==> flow/design.v <==
module JAM (
input CLK,
input RST,
output reg [2:0] W,
output reg [2:0] J,
input [6:0] Cost,
output reg [3:0] MatchCount,
output reg [9:0] MinCost,
output reg Valid );
reg [2:0] n_state;
reg [2:0] c_state;
reg [2:0] max_index;
reg [2:0] max;
reg [2:0] sortlist [0:7];
reg directions [0:7];
reg sortable;
reg [2:0] list_index;
reg [9:0] cost_sum;
reg [9:0] cost_min;
parameter IDLE          = 3'd0,
          CAL_COST      = 3'd1,
          MIN_CONFIRM   = 3'd2,
          MOVE          = 3'd3,
          FIN           = 3'd4
;
always@(posedge CLK or posedge RST) begin
    if (RST) c_state <= IDLE;
    else c_state <= n_state;
end
always@(*) begin
    case(c_state)
        IDLE : n_state = CAL_COST;
        CAL_COST : n_state = (W == 3'd7) ? MIN_CONFIRM : c_state;
        MIN_CONFIRM : n_state = MOVE;
        MOVE : n_state = (sortable == 1'b0) ? FIN : CAL_COST;
        default : n_state = c_state;
    endcase
end
always @(posedge CLK or posedge RST) begin
    if(RST) list_index <= 3'd0;
    else if(n_state == CAL_COST) list_index <= list_index + 3'd1;
    else list_index <= 3'd0;
end
always @(posedge CLK or posedge RST) begin
    if(RST)begin
        sortlist[0] <= 3'd0;
        sortlist[1] <= 3'd1;
        sortlist[2] <= 3'd2;
        sortlist[3] <= 3'd3;
        sortlist[4] <= 3'd4;
        sortlist[5] <= 3'd5;
        sortlist[6] <= 3'd6;
        sortlist[7] <= 3'd7;
    end
    else if(c_state == MOVE && sortable == 1'b1)begin
        if(directions[sortlist[max_index]] == 1'b0)begin
            sortlist[max_index] <= sortlist[max_index-1];
            sortlist[max_index-1] <= sortlist[max_index];
        end
        else if(directions[sortlist[max_index]] == 1'b1)begin
            sortlist[max_index] <= sortlist[max_index+1];
            sortlist[max_index+1] <= sortlist[max_index];
        end
    end
end
always @(posedge CLK or posedge RST) begin
    if(RST)begin
        directions[0] <= 1'b0;
        directions[1] <= 1'b0;
        directions[2] <= 1'b0;
        directions[3] <= 1'b0;
        directions[4] <= 1'b0;
        directions[5] <= 1'b0;
        directions[6] <= 1'b0;
        directions[7] <= 1'b0;
    end
    else if(c_state == MOVE && sortable == 1'b1)begin
        directions[sortlist[0]] <= (sortlist[max_index] < sortlist[0]) ? ~directions[sortlist[0]] : directions[sortlist[0]];
        directions[sortlist[1]] <= (sortlist[max_index] < sortlist[1]) ? ~directions[sortlist[1]] : directions[sortlist[1]];
        directions[sortlist[2]] <= (sortlist[max_index] < sortlist[2]) ? ~directions[sortlist[2]] : directions[sortlist[2]];
        directions[sortlist[3]] <= (sortlist[max_index] < sortlist[3]) ? ~directions[sortlist[3]] : directions[sortlist[3]];
        directions[sortlist[4]] <= (sortlist[max_index] < sortlist[4]) ? ~directions[sortlist[4]] : directions[sortlist[4]];
        directions[sortlist[5]] <= (sortlist[max_index] < sortlist[5]) ? ~directions[sortlist[5]] : directions[sortlist[5]];
        directions[sortlist[6]] <= (sortlist[max_index] < sortlist[6]) ? ~directions[sortlist[6]] : directions[sortlist[6]];
        directions[sortlist[7]] <= (sortlist[max_index] < sortlist[7]) ? ~directions[sortlist[7]] : directions[sortlist[7]];
    end
end
always @(*) begin
    begin
        max_index = 3'd0;
        max = 3'd0;
        if(max < sortlist[0] && (directions[sortlist[0]] == 1'b1 && sortlist[0] > sortlist[1]))begin
            max = sortlist[0];
            max_index = 3'd0;
        end
        if(max < sortlist[1] &&((directions[sortlist[1]] == 1'b0 && sortlist[1] > sortlist[0])||(directions[sortlist[1]] == 1'b1 && sortlist[1] > sortlist[2])))begin
            max = sortlist[1];
            max_index = 3'd1;
        end
        if(max < sortlist[2] &&((directions[sortlist[2]] == 1'b0 && sortlist[2] > sortlist[1])||(directions[sortlist[2]] == 1'b1 && sortlist[2] > sortlist[3])))begin
            max = sortlist[2];
            max_index = 3'd2;
        end
        if(max < sortlist[3] &&((directions[sortlist[3]] == 1'b0 && sortlist[3] > sortlist[2])||(directions[sortlist[3]] == 1'b1 && sortlist[3] > sortlist[4])))begin
            max = sortlist[3];
            max_index = 3'd3;
        end
        if(max < sortlist[4] &&((directions[sortlist[4]] == 1'b0 && sortlist[4] > sortlist[3])||(directions[sortlist[4]] == 1'b1 && sortlist[4] > sortlist[5])))begin
            max = sortlist[4];
            max_index = 3'd4;
        end
        if(max < sortlist[5] &&((directions[sortlist[5]] == 1'b0 && sortlist[5] > sortlist[4])||(directions[sortlist[5]] == 1'b1 && sortlist[5] > sortlist[6])))begin
            max = sortlist[5];
            max_index = 3'd5;
        end
        if(max < sortlist[6] &&((directions[sortlist[6]] == 1'b0 && sortlist[6] > sortlist[5])||(directions[sortlist[6]] == 1'b1 && sortlist[6] > sortlist[7])))begin
            max = sortlist[6];
            max_index = 3'd6;
        end
        if(max < sortlist[7] &&((directions[sortlist[7]] == 1'b0 && sortlist[7] > sortlist[6])))begin
            max = sortlist[7];
            max_index = 3'd7;
        end
    end
end
always @(*) begin
    sortable = 1'b0;
    sortable = ( directions[sortlist[0]] == 1'b1 && sortlist[0] > sortlist[1]) ? 1'b1 : sortable;
    sortable = ((directions[sortlist[1]] == 1'b0 && sortlist[1] > sortlist[0])||(directions[sortlist[1]] == 1'b1 && sortlist[1] > sortlist[2])) ? 1'b1 : sortable;
    sortable = ((directions[sortlist[2]] == 1'b0 && sortlist[2] > sortlist[1])||(directions[sortlist[2]] == 1'b1 && sortlist[2] > sortlist[3])) ? 1'b1 : sortable;
    sortable = ((directions[sortlist[3]] == 1'b0 && sortlist[3] > sortlist[2])||(directions[sortlist[3]] == 1'b1 && sortlist[3] > sortlist[4])) ? 1'b1 : sortable;
    sortable = ((directions[sortlist[4]] == 1'b0 && sortlist[4] > sortlist[3])||(directions[sortlist[4]] == 1'b1 && sortlist[4] > sortlist[5])) ? 1'b1 : sortable;
    sortable = ((directions[sortlist[5]] == 1'b0 && sortlist[5] > sortlist[4])||(directions[sortlist[5]] == 1'b1 && sortlist[5] > sortlist[6])) ? 1'b1 : sortable;
    sortable = ((directions[sortlist[6]] == 1'b0 && sortlist[6] > sortlist[5])||(directions[sortlist[6]] == 1'b1 && sortlist[6] > sortlist[7])) ? 1'b1 : sortable;
    sortable = ( directions[sortlist[7]] == 1'b0 && sortlist[7] > sortlist[6]) ? 1'b1 : sortable;
end
always @(posedge CLK or posedge RST) begin
    if(RST) W <= 3'd0;
    else if(c_state == CAL_COST) W <= list_index;
end
always @(*) begin
    J = sortlist[W];
end
always @(posedge CLK or posedge RST) begin
    if(RST) cost_sum <= 10'd0;
    else if(c_state == CAL_COST) cost_sum <= cost_sum + Cost;
    else cost_sum <= 10'd0;
end
always @(posedge CLK or posedge RST) begin
    if(RST) cost_min <= 10'd1023;
    else if(c_state == MIN_CONFIRM) cost_min <= (cost_min > cost_sum) ? cost_sum : cost_min;
end
always @(posedge CLK or posedge RST) begin
    if(RST) MinCost <= 10'd0;
    else if(c_state == FIN) MinCost <= cost_min;
end
always @(posedge CLK or posedge RST) begin
    if(RST) MatchCount <= 4'd0;
    else if(c_state == MIN_CONFIRM)begin
        if(cost_min > cost_sum) MatchCount <= 4'd1;
        else if(cost_min == cost_sum) MatchCount <= MatchCount + 4'd1;
    end
end
always @(posedge CLK or posedge RST) begin
    if(RST) Valid <= 1'b0;
    else if(c_state == FIN) Valid <= 1'b1;
end
endmodule
Settings: LEC_CHECK=0, ABC_AREA=1, CAP_MARGIN=20, CORE_ASPECT_RATIO=0.5, CORE_MARGIN=2, CORE_UTILIZATION=72, CTS_CLUSTER_DIAMETER=396, CTS_CLUSTER_SIZE=97, HOLD_SLACK_MARGIN=0.28, SETUP_SLACK_MARGIN=0.57, SLEW_MARGIN=20; clock period 7.78 ns.
run.sh (not shown) runs the stock make flow with config.mk's settings and CLKGATE_MAP_FILE=.
The first run ended with an error in 4_1_cts, error DPL-0038.
Next try:
Settings changed: ABC_AREA 1 to unset, CORE_ASPECT_RATIO 0.5 to unset, CORE_UTILIZATION 72 to 66, CTS_CLUSTER_DIAMETER 396 to unset, CTS_CLUSTER_SIZE 97 to unset, HOLD_SLACK_MARGIN 0.28 to unset, SETUP_SLACK_MARGIN 0.57 to unset.
Clock period 7.78 ns to 12.8 ns, I/O delays scaled along.
=> The new run died in 5_1_grt; area after synthesis grows by about 2.4%; synthesized cell count is lower by about 16%; die area goes up by 11%.

========
sierra:
// JAM: RTL as listed in full above, without the edits since
clock: 16.0 ns
lec_check: 0
abc_area: 0
cap_margin: 20
cell_pad_in_sites_global_placement: 2
core_aspect_ratio: 0.5
core_margin: 2
core_utilization: 27
cts_cluster_diameter: 258
cts_cluster_size: 98
place_density: 0.85
slew_margin: 20
### sierra -> harbor
Settings: clearing CORE_ASPECT_RATIO, which used to be 0.5; swapping 27 for 61 in CORE_UTILIZATION; clearing CTS_CLUSTER_SIZE, which used to be 98; clearing CELL_PAD_IN_SITES_GLOBAL_PLACEMENT, which used to be 2; clearing PLACE_DENSITY, which used to be 0.85; clearing CTS_CLUSTER_DIAMETER, which used to be 258; swapping 2 for 6 in CORE_MARGIN; clearing ABC_AREA, which used to be 0.
## What came out
In the tables for harbor and sierra, required arrival time at the worst endpoint reads lower with sierra.
The estimated power of harbor ends up lower than the estimate for sierra.
Compared with sierra, non-clock buffer count in harbor decreased by more than 10%.
The setup slack of harbor is smaller than that of sierra.
Relative to harbor, the following input files were edited for nickel:
Settings: an added CTS_CLUSTER_SIZE of 37; an added CELL_PAD_IN_SITES_GLOBAL_PLACEMENT of 3; an added GPL_ROUTABILITY_DRIVEN of 1; an added MAX_ROUTING_LAYER of met4; an added CTS_CLUSTER_DIAMETER of 237; an added GPL_TIMING_DRIVEN of 0; an added PLACE_DENSITY_LB_ADDON of 0.03.
--- outcome ---
- harbor and nickel: one clean run, harbor; the rest did not finish clean.
- For post-synthesis instance area, nickel and harbor come out practically identical.
- From harbor to nickel, synthesized-area fraction occupied by ao, oa, aoi and oai cells did not move at all.
- Reported for harbor and nickel, total cell area reported by yosys after synthesis turned out identical to the last digit.
- Diff harbor..nickel | total die size | unchanged
Power and IR drop assume default switching activity.
